==> lagoon: inputs <==
Design tpumac, start of the top module:
module tpumac
 #(parameter BITS_AB=8,
   parameter BITS_C=16)
  (
   input clk, rst_n, WrEn, en,
   input signed [BITS_AB-1:0] Ain,
   input signed [BITS_AB-1:0] Bin,
   input signed [BITS_C-1:0] Cin,
   output reg signed [BITS_AB-1:0] Aout,
   output reg signed [BITS_AB-1:0] Bout,
   output reg signed [BITS_C-1:0] Cout
  );
==> flow/config.mk <==
export PLATFORM = sky130hd
export DESIGN_NAME = tpumac
export DESIGN_NICKNAME = tpumac
export VERILOG_FILES = /design/flow/design.v
export SDC_FILE = /design/flow/constraint.sdc
export NUM_CORES = 4
export LEC_CHECK = 0
export ABC_AREA = 1
export CAP_MARGIN = 20
export CELL_PAD_IN_SITES_GLOBAL_PLACEMENT = 1
export CORE_ASPECT_RATIO = 0.52
export CORE_MARGIN = 10
export CORE_UTILIZATION = 40
export CTS_CLUSTER_DIAMETER = 124
export CTS_CLUSTER_SIZE = 34
export GPL_ROUTABILITY_DRIVEN = 1
export HOLD_SLACK_MARGIN = 0.19
export PLACE_DENSITY_LB_ADDON = 0.12
export SLEW_MARGIN = 20
export TNS_END_PERCENT = 60
==> flow/constraint.sdc <==
create_clock -name core_clock -period 6.01 [get_ports {clk}]
set_input_delay 1.2020 -clock core_clock [delete_from_list [all_inputs] [get_ports {clk}]]
set_output_delay 1.2020 -clock core_clock [all_outputs]
set_load 0.01 [all_outputs]
run.sh (not shown) runs the stock make flow with config.mk's settings and CLKGATE_MAP_FILE=.
==> inputs of fjord, as changes to lagoon <==
- CELL_PAD_IN_SITES_GLOBAL_PLACEMENT: 1 -> unset
- CORE_ASPECT_RATIO: 0.52 -> unset
- CORE_MARGIN: 10 -> 2
- CORE_UTILIZATION: 40 -> 72
- CTS_CLUSTER_DIAMETER: 124 -> 27
- CTS_CLUSTER_SIZE: 34 -> unset
- GPL_ROUTABILITY_DRIVEN: 1 -> unset
- HOLD_SLACK_MARGIN: 0.19 -> unset
- PLACE_DENSITY_LB_ADDON: 0.12 -> 0.19
- TNS_END_PERCENT: 60 -> unset
==> flow/constraint.sdc (replaced) <==
create_clock -name core_clock -period 4.95 [get_ports {clk}]
set_input_delay 0.9900 -clock core_clock [delete_from_list [all_inputs] [get_ports {clk}]]
set_output_delay 0.9900 -clock core_clock [all_outputs]
set_load 0.01 [all_outputs]
==> inputs of delta, as changes to lagoon <==
- CELL_PAD_IN_SITES_GLOBAL_PLACEMENT: 1 -> unset
- CORE_ASPECT_RATIO: 0.52 -> unset
- CORE_MARGIN: 10 -> 2
- CTS_CLUSTER_DIAMETER: 124 -> unset
- CTS_CLUSTER_SIZE: 34 -> unset
- GPL_ROUTABILITY_DRIVEN: 1 -> 0
- HOLD_SLACK_MARGIN: 0.19 -> unset
- PLACE_DENSITY_LB_ADDON: 0.12 -> unset
- TNS_END_PERCENT: 60 -> 65
==> flow/constraint.sdc (replaced) <==
create_clock -name core_clock -period 5.2 [get_ports {clk}]
set_input_delay 1.0400 -clock core_clock [delete_from_list [all_inputs] [get_ports {clk}]]
set_output_delay 1.0400 -clock core_clock [all_outputs]
set_load 0.01 [all_outputs]
==> notes <==
delta completed with no timing, DRC or antenna violations. lagoon ran to the end with no violations. fjord failed in clock tree synthesis (4_1_cts) with DPL-0033. Between lagoon and delta, the lower cell area is in lagoon (gap about 2.6%, measured against delta). Against delta, the critical path depth of lagoon is higher by 1. Between fjord and delta, the lower die size is in fjord (gap about 43%, measured against delta). Against delta, the via count of lagoon is smaller by 1.9%. In clock-buffer cell count, delta and lagoon do not differ. In flip-flop count, delta and lagoon do not differ. Register-to-register slack: delta is worse than lagoon (600 ps).
==> figures <==
metric	lagoon	fjord	delta
Placer congestion estimate	0.8764	1.020	-
Count of clock-net buffers in the final layout	6	-	6
Number of post-CTS setup repair buffers	0	-	0
Mean number of vias per cell	4.662	-	4.665
Cell depth of the worst setup path	19	-	18
Placed Instances	789	732	803
Arrival time at the worst endpoint	5920 ps	-	5180 ps
Final-layout fill cell count	1036	-	1067
Worst reg-to-reg setup slack	1480 ps	-	880 ps
Tap cell count	145	-	140
Footprint of the flip-flops and latches	800.8 sq um	-	800.8 sq um
Run status	finished clean	did not finish	finished clean
Last stage reached	-	clock tree synthesis (4_1_cts)	-
Hold-fix buffers at CTS	0	-	0
Core region area	10740 sq um	5956 sq um	10890 sq um
Path type of the worst min-delay path	reg2reg	-	reg2reg
Register share of the cell area	14.09%	-	13.73%
